Design testSlave, start of the top module:
module testSlave(input clk, input reset,
    input  S_AXI_RREADY,
    output S_AXI_RVALID,
    output[5:0] S_AXI_RID,
    output[31:0] S_AXI_RDATA,
    output[1:0] S_AXI_RRESP,
    output S_AXI_RLAST,
    output S_AXI_ARREADY,
    input  S_AXI_ARVALID,
    input [5:0] S_AXI_ARID,
    input [5:0] S_AXI_ARADDR,
    input [7:0] S_AXI_ARLEN,
    input [2:0] S_AXI_ARSIZE,
    input [1:0] S_AXI_ARBURST,
    output S_AXI_WREADY,
    input  S_AXI_WVALID,
    input [31:0] S_AXI_WDATA,
    input [3:0] S_AXI_WSTRB,
    input  S_AXI_WLAST,
    output S_AXI_AWREADY,
    input  S_AXI_AWVALID,
    input [5:0] S_AXI_AWID,
    input [5:0] S_AXI_AWADDR,
    input [7:0] S_AXI_AWLEN,
    input [2:0] S_AXI_AWSIZE,
    input [1:0] S_AXI_AWBURST,
    input  S_AXI_BREADY,
    output S_AXI_BVALID,
    output[5:0] S_AXI_BID,
    output[1:0] S_AXI_BRESP
);
clock: 3.6 ns
lec_check: 0
abc_area: 1
cap_margin: 35
core_margin: 2
core_utilization: 40
gpl_routability_driven: 0
max_routing_layer: met4
place_density: 0.6
slew_margin: 20
tns_end_percent: 20
run.sh (not shown) runs the stock make flow with config.mk's settings and CLKGATE_MAP_FILE=.
==> next run, changes <==
- ABC_AREA: 1 -> not set
- CAP_MARGIN: 35 -> 20
- CORE_UTILIZATION: 40 -> 72
- CTS_CLUSTER_DIAMETER: not set -> 394
- GPL_ROUTABILITY_DRIVEN: 0 -> not set
- MAX_ROUTING_LAYER: met4 -> not set
- TNS_END_PERCENT: 20 -> not set
- clock period: 3.6 -> 2.05 ns (I/O delays scaled with it)
With this change the flow produced a layout that fails on negative setup slack.
Clock-buffer cell count went down by 12.
Power went up by 89%.
Sequential cell count is unchanged.
Final cell count went down by 18%.
Via count went up by 22%.
Synthesized cell count went down by 20%.
==> next run, changes <==
- CTS_CLUSTER_DIAMETER: 394 -> not set
- CTS_CLUSTER_SIZE: not set -> 41
- PLACE_DENSITY: 0.6 -> 0.65
- clock period: 2.05 -> 1.67 ns (I/O delays scaled with it)
The changed run produced a layout that fails on negative setup slack.
Total power increases by a quarter to a third.
Cell area came out higher slightly.
Synthesized area is unchanged.
Die area is unchanged.
Clock power is higher by a quarter to a third.
Flip-flop count stays the same.
Core utilization rose by 0.41 points.
First-iteration DRC count decreases by a few percent.
Register-to-register slack is worse by 0.48 ns.
==> next run, changes <==
- CAP_MARGIN: 20 -> 40
- CTS_CLUSTER_SIZE: 41 -> 37
- SETUP_SLACK_MARGIN: not set -> 0.4
=>
- Now the flow ended with an error in 5_1_grt, error ODB-0269
- synthesized area stays the same
- die area is unchanged
- synthesized cell count does not change

* * *

Starting RTL as in the previous note.
==> flow/config.mk <==
export PLATFORM = sky130hd
export DESIGN_NAME = testSlave
export DESIGN_NICKNAME = testSlave
export VERILOG_FILES = /design/flow/design.v
export SDC_FILE = /design/flow/constraint.sdc
export NUM_CORES = 4
export LEC_CHECK = 0
export CAP_MARGIN = 10
export CELL_PAD_IN_SITES_GLOBAL_PLACEMENT = 2
export CORE_ASPECT_RATIO = 1.95
export CORE_MARGIN = 2
export CORE_UTILIZATION = 19
export CTS_CLUSTER_SIZE = 12
export MAX_ROUTING_LAYER = met5
export MIN_ROUTING_LAYER = met2
export PLACE_DENSITY_LB_ADDON = 0.15
export SLEW_MARGIN = 25
export TNS_END_PERCENT = 50
==> flow/constraint.sdc <==
create_clock -name core_clock -period 3.34 [get_ports {clk}]
set_input_delay 0.6680 -clock core_clock [delete_from_list [all_inputs] [get_ports {clk}]]
set_output_delay 0.6680 -clock core_clock [all_outputs]
set_load 0.01 [all_outputs]
The first run ran to the end with no violations.
Edit:
- CAP_MARGIN: 10 -> 20
- CELL_PAD_IN_SITES_GLOBAL_PLACEMENT: 2 -> unset
- CORE_ASPECT_RATIO: 1.95 -> unset
- CORE_UTILIZATION: 19 -> 58
- CTS_CLUSTER_SIZE: 12 -> unset
- MAX_ROUTING_LAYER: met5 -> unset
- MIN_ROUTING_LAYER: met2 -> unset
- PLACE_DENSITY_LB_ADDON: 0.15 -> unset
- SETUP_SLACK_MARGIN: unset -> 0.6
- SLEW_MARGIN: 25 -> 20
- TNS_END_PERCENT: 50 -> unset
- clock period: 3.34 -> 4.2 ns (I/O delays scaled with it)
=>
- die area fell by 67%
- wire length fell by 29%
- power fell by 22%
- worst setup slack improves by 0.61 ns
- via count fell by 25%
- clock power fell by about 20%
- first-iteration DRC count fell by 31%

* * *

Starting RTL as in the previous note.
## testSlave
module testSlave(input clk, input reset,
    input  S_AXI_RREADY,
    output S_AXI_RVALID,
    output[5:0] S_AXI_RID,
    output[31:0] S_AXI_RDATA,
    output[1:0] S_AXI_RRESP,
    output S_AXI_RLAST,
    output S_AXI_ARREADY,
    input  S_AXI_ARVALID,
    input [5:0] S_AXI_ARID,
    input [5:0] S_AXI_ARADDR,
    input [7:0] S_AXI_ARLEN,
    input [2:0] S_AXI_ARSIZE,
    input [1:0] S_AXI_ARBURST,
    output S_AXI_WREADY,
    input  S_AXI_WVALID,
    input [31:0] S_AXI_WDATA,
    input [3:0] S_AXI_WSTRB,
    input  S_AXI_WLAST,
    output S_AXI_AWREADY,
    input  S_AXI_AWVALID,
    input [5:0] S_AXI_AWID,
    input [5:0] S_AXI_AWADDR,
    input [7:0] S_AXI_AWLEN,
    input [2:0] S_AXI_AWSIZE,
    input [1:0] S_AXI_AWBURST,
    input  S_AXI_BREADY,
    output S_AXI_BVALID,
    output[5:0] S_AXI_BID,
    output[1:0] S_AXI_BRESP
);
clock: 2.22 ns
lec_check: 0
cap_margin: 5
core_aspect_ratio: 0.84
core_margin: 2
core_utilization: 72
cts_cluster_size: 41
place_density: 0.65
setup_slack_margin: 0.4
slew_margin: 20
The starting point ran to the end with violations: setup timing.
Then changed:
CORE_ASPECT_RATIO = default   (was 0.84)
clock period = 1.82 ns   (was 2.22 ns; I/O delays follow)
The new run completed and failed the layout checks on setup timing.
Combinational power rose by 14%.
Clock-buffer cell count fell by 5.
Clock power rose by 27%.
Synthesized cell count is unchanged.
Die size barely changes.
Critical path depth fell by 1.
Worst setup slack got worse by 0.37 ns.
Global-route usage fell by 3.7 points.

* * *

testSlave again, from the RTL that the note above started with.
==> flow/config.mk <==
export PLATFORM = sky130hd
export DESIGN_NAME = testSlave
export DESIGN_NICKNAME = testSlave
export VERILOG_FILES = /design/flow/design.v
export SDC_FILE = /design/flow/constraint.sdc
export NUM_CORES = 4
export LEC_CHECK = 0
export CAP_MARGIN = 15
export CELL_PAD_IN_SITES_DETAIL_PLACEMENT = 0
export CORE_ASPECT_RATIO = 1.31
export CORE_MARGIN = 2
export CORE_UTILIZATION = 72
export CTS_CLUSTER_DIAMETER = 64
export CTS_CLUSTER_SIZE = 54
export MAX_ROUTING_LAYER = met4
export PLACE_DENSITY = 0.44
export SETUP_SLACK_MARGIN = 0.7
export SLEW_MARGIN = 35
export TNS_END_PERCENT = 40
==> flow/constraint.sdc <==
create_clock -name core_clock -period 2.4 [get_ports {clk}]
set_input_delay 0.4800 -clock core_clock [delete_from_list [all_inputs] [get_ports {clk}]]
set_output_delay 0.4800 -clock core_clock [all_outputs]
set_load 0.01 [all_outputs]
The baseline completed and failed the layout checks on negative setup slack.
Edit:
--- a/flow/config.mk
+++ b/flow/config.mk
@@ -12,8 +12,7 @@
 export CORE_UTILIZATION = 72
 export CTS_CLUSTER_DIAMETER = 64
-export CTS_CLUSTER_SIZE = 54
+export CTS_CLUSTER_SIZE = 18
 export MAX_ROUTING_LAYER = met4
-export PLACE_DENSITY = 0.44
-export SETUP_SLACK_MARGIN = 0.7
+export PLACE_DENSITY_LB_ADDON = 0.04
 export SLEW_MARGIN = 35
 export TNS_END_PERCENT = 40
==> flow/constraint.sdc (replaced) <==
create_clock -name core_clock -period 1.74 [get_ports {clk}]
set_input_delay 0.3480 -clock core_clock [delete_from_list [all_inputs] [get_ports {clk}]]
set_output_delay 0.3480 -clock core_clock [all_outputs]
set_load 0.01 [all_outputs]
Effect: The changed run died in 5_1_grt; synthesized cell count is unchanged; die size stays the same; synthesized area is unchanged.
Edit:
--- a/flow/config.mk
+++ b/flow/config.mk
@@ -10,9 +10,8 @@
 export CORE_ASPECT_RATIO = 1.31
 export CORE_MARGIN = 2
-export CORE_UTILIZATION = 72
+export CORE_UTILIZATION = 18
 export CTS_CLUSTER_DIAMETER = 64
-export CTS_CLUSTER_SIZE = 18
 export MAX_ROUTING_LAYER = met4
-export PLACE_DENSITY_LB_ADDON = 0.04
+export PLACE_DENSITY = 0.44
 export SLEW_MARGIN = 35
 export TNS_END_PERCENT = 40
==> flow/constraint.sdc (replaced) <==
create_clock -name core_clock -period 2.54 [get_ports {clk}]
set_input_delay 0.5080 -clock core_clock [delete_from_list [all_inputs] [get_ports {clk}]]
set_output_delay 0.5080 -clock core_clock [all_outputs]
set_load 0.01 [all_outputs]
With this change the flow completed without violations.
Synthesized area does not change.
Die area went up to 3.9 times its value.
Synthesized cell count does not change.
Edit:
--- a/flow/config.mk
+++ b/flow/config.mk
@@ -10,8 +10,9 @@
 export CORE_ASPECT_RATIO = 1.31
 export CORE_MARGIN = 2
-export CORE_UTILIZATION = 18
+export CORE_UTILIZATION = 72
 export CTS_CLUSTER_DIAMETER = 64
+export CTS_CLUSTER_SIZE = 27
 export MAX_ROUTING_LAYER = met4
-export PLACE_DENSITY = 0.44
+export PLACE_DENSITY = 0.66
 export SLEW_MARGIN = 35
-export TNS_END_PERCENT = 40
+export TNS_END_PERCENT = 100
==> flow/constraint.sdc (replaced) <==
create_clock -name core_clock -period 2.32 [get_ports {clk}]
set_input_delay 0.4640 -clock core_clock [delete_from_list [all_inputs] [get_ports {clk}]]
set_output_delay 0.4640 -clock core_clock [all_outputs]
set_load 0.01 [all_outputs]
Effect: This time the run completed and failed the layout checks on negative setup slack; setup slack is worse by 190 ps; power rises by a few percent; non-clock buffer count rises by 57; area after synthesis is unchanged; count of clock-buffer cells in the layout shrinks by 33; fmax climbs slightly; via count came out higher by roughly a tenth; sequential share of layout area goes up by 2.0 points; synthesized cell count is unchanged; die area goes down by well over a third; hold slack improved by 6.9 ps.

* * *

== build 93 ==
Starting RTL as in the previous note.
export LEC_CHECK = 0
export CAP_MARGIN = 20
export CORE_MARGIN = 2
export CORE_UTILIZATION = 70
export CTS_CLUSTER_SIZE = 41
export PLACE_DENSITY = 0.63
export SETUP_SLACK_MARGIN = 0.4
export SLEW_MARGIN = 20
create_clock -name core_clock -period 1.82 [get_ports {clk}]
STATUS run=build 93 STAGES=ALL_DONE FINAL_CHECKS=FAILED CAUSE=negative setup slack
### build 93 -> build 33
diff --git a/flow/config.mk b/flow/config.mk
--- a/flow/config.mk
+++ b/flow/config.mk
@@ -8,7 +8,5 @@
 export CAP_MARGIN = 20
 export CORE_MARGIN = 2
-export CORE_UTILIZATION = 70
-export CTS_CLUSTER_SIZE = 41
-export PLACE_DENSITY = 0.63
-export SETUP_SLACK_MARGIN = 0.4
+export CORE_UTILIZATION = 40
+export PLACE_DENSITY = 0.6
 export SLEW_MARGIN = 20
==> flow/constraint.sdc <==
create_clock -name core_clock -period 2.87 [get_ports {clk}]
set_input_delay 0.5740 -clock core_clock [delete_from_list [all_inputs] [get_ports {clk}]]
set_output_delay 0.5740 -clock core_clock [all_outputs]
set_load 0.01 [all_outputs]
==> comparison <==
- Across build 93 and build 33, a clean result was obtained everywhere but in build 93.
- In build 33 the clock skew turned out 0.0044 ns higher than in build 93.
- Delta (build 33 minus build 93): highest ir drop seen on vdd saw a decrease, critical path depth level, total length of routed wires lower, sum of routed wire segments on met1 moved up.
- Build 33 reports a lower total vias in the final route than build 93 does.
- Build 33 vs. build 93: total power consumption of the routed design down 40%, utilization lower, non-filler instance count after layout moved up, area of the core went up.
Edits applied to the flow inputs when going from build 33 to build 18:
==> flow/constraint.sdc <==
create_clock -name core_clock -period 3.01 [get_ports {clk}]
set_input_delay 0.6020 -clock core_clock [delete_from_list [all_inputs] [get_ports {clk}]]
set_output_delay 0.6020 -clock core_clock [all_outputs]
set_load 0.01 [all_outputs]
- Comparing build 18 and build 33, count of clock-buffer cells in the layout is higher on build 33.
- [build 18] hold slack rose 0.0070 ns relative to build 33
- Build 33 reports its start point of the critical path as axi_awaddr[2] while build 18 reports axi_awlen_cntr[1].
- Build 18 vs. build 33: met2 usage in global routing now smaller, post-layout net count comparable, non-clock buffer count now smaller.
- Lower routed via count divided by cell count among build 18 and build 33: build 33
- Of build 18 and build 33, the lower total detailed-routing wirelength belongs to build 33.
- Summary of build 18 over build 33: total power after layout now sits lower; post-cts hold buffer count now sits at about the same level.
Changes in build 21 relative to build 18:
==> flow/constraint.sdc <==
create_clock -name core_clock -period 3.6 [get_ports {clk}]
set_input_delay 0.7200 -clock core_clock [delete_from_list [all_inputs] [get_ports {clk}]]
set_output_delay 0.7200 -clock core_clock [all_outputs]
set_load 0.01 [all_outputs]
Notes after the runs:
Build 21 vs. build 18: period utilization went down 4.7 points, delay contributed by the slowest stage of the critical path went up 0.09 ns, total of clock buffers placed in the layout went up 12%.
Against build 18, build 21 comes in about 0.8% higher on routed wire length.
Looking at switching portion of total power across build 21 and build 18, the one that comes out higher is build 18.
Of build 21 and build 18, the lower utilization after layout belongs to build 21.
Comparing build 21 and build 18, the higher fmax was measured on build 18.
Looking at endpoint of the worst setup timing path, the axi_awlen_cntr[3] result is from build 18; the bram_2[9] one comes from build 21.

* * *

testSlave again, from the RTL that the note above started with.
## testSlave
module testSlave(input clk, input reset,
    input  S_AXI_RREADY,
    output S_AXI_RVALID,
    output[5:0] S_AXI_RID,
    output[31:0] S_AXI_RDATA,
    output[1:0] S_AXI_RRESP,
    output S_AXI_RLAST,
    output S_AXI_ARREADY,
    input  S_AXI_ARVALID,
    input [5:0] S_AXI_ARID,
    input [5:0] S_AXI_ARADDR,
    input [7:0] S_AXI_ARLEN,
    input [2:0] S_AXI_ARSIZE,
    input [1:0] S_AXI_ARBURST,
    output S_AXI_WREADY,
    input  S_AXI_WVALID,
    input [31:0] S_AXI_WDATA,
    input [3:0] S_AXI_WSTRB,
    input  S_AXI_WLAST,
    output S_AXI_AWREADY,
    input  S_AXI_AWVALID,
    input [5:0] S_AXI_AWID,
    input [5:0] S_AXI_AWADDR,
    input [7:0] S_AXI_AWLEN,
    input [2:0] S_AXI_AWSIZE,
    input [1:0] S_AXI_AWBURST,
    input  S_AXI_BREADY,
    output S_AXI_BVALID,
    output[5:0] S_AXI_BID,
    output[1:0] S_AXI_BRESP
);
Settings: LEC_CHECK=0, ABC_AREA=1, CAP_MARGIN=20, CORE_MARGIN=2, CORE_UTILIZATION=72, CTS_CLUSTER_SIZE=42, PLACE_DENSITY=0.79, SETUP_SLACK_MARGIN=0.66, SLEW_MARGIN=20; clock period 2.27 ns.
The baseline never finished: it broke off in global routing with ODB-0269.
Edit:
==> flow/config.mk (replaced) <==
export PLATFORM = sky130hd
export DESIGN_NAME = testSlave
export DESIGN_NICKNAME = testSlave
export VERILOG_FILES = /design/flow/design.v
export SDC_FILE = /design/flow/constraint.sdc
export NUM_CORES = 4
export LEC_CHECK = 0
export CAP_MARGIN = 20
export CORE_MARGIN = 2
export CORE_UTILIZATION = 65
export SETUP_SLACK_MARGIN = 0.4
export SLEW_MARGIN = 20
==> flow/constraint.sdc (replaced) <==
create_clock -name core_clock -period 2.39 [get_ports {clk}]
set_input_delay 0.4780 -clock core_clock [delete_from_list [all_inputs] [get_ports {clk}]]
set_output_delay 0.4780 -clock core_clock [all_outputs]
set_load 0.01 [all_outputs]
=> With this change the flow ran to the end with no violations. Die size rises by 11%. Synthesized cell count is lower by 20%. Area after synthesis goes up by 0.55%.
Edit:
--- a/flow/config.mk
+++ b/flow/config.mk
@@ -7,5 +7,6 @@
 export LEC_CHECK = 0
-export CAP_MARGIN = 20
+export CAP_MARGIN = 5
 export CORE_MARGIN = 2
-export CORE_UTILIZATION = 65
+export CORE_UTILIZATION = 72
+export CTS_CLUSTER_SIZE = 37
 export SETUP_SLACK_MARGIN = 0.4
This time the run produced a layout that fails on setup timing.
Non-clock buffer count falls by 25.
Final cell count falls by a few percent.
Count of clock-buffer cells in the layout falls by 15.
Design area is about the same.
Critical path depth falls by 1.
Edit:
--- a/flow/config.mk
+++ b/flow/config.mk
@@ -7,7 +7,5 @@
 export LEC_CHECK = 0
-export CAP_MARGIN = 5
+export CAP_MARGIN = 20
 export CORE_MARGIN = 2
-export CORE_UTILIZATION = 72
-export CTS_CLUSTER_SIZE = 37
-export SETUP_SLACK_MARGIN = 0.4
+export CORE_UTILIZATION = 58
 export SLEW_MARGIN = 20
==> flow/constraint.sdc (replaced) <==
create_clock -name core_clock -period 1.98 [get_ports {clk}]
set_input_delay 0.3960 -clock core_clock [delete_from_list [all_inputs] [get_ports {clk}]]
set_output_delay 0.3960 -clock core_clock [all_outputs]
set_load 0.01 [all_outputs]
After rerunning:
- The new run reached the layout checks and failed them: setup timing
- global-route usage shrinks by 9.5 points
- core utilization shrinks by 17 points
- routed wire length shrinks by about a fifth
- synthesized cell count does not change
- via count shrinks by a little under a tenth
- area after synthesis does not change
- combinational power grows by about a fifth
- die area grows by a quarter to a third
- register-to-register slack gets worse by 290 ps
Power and IR drop assume default switching activity.
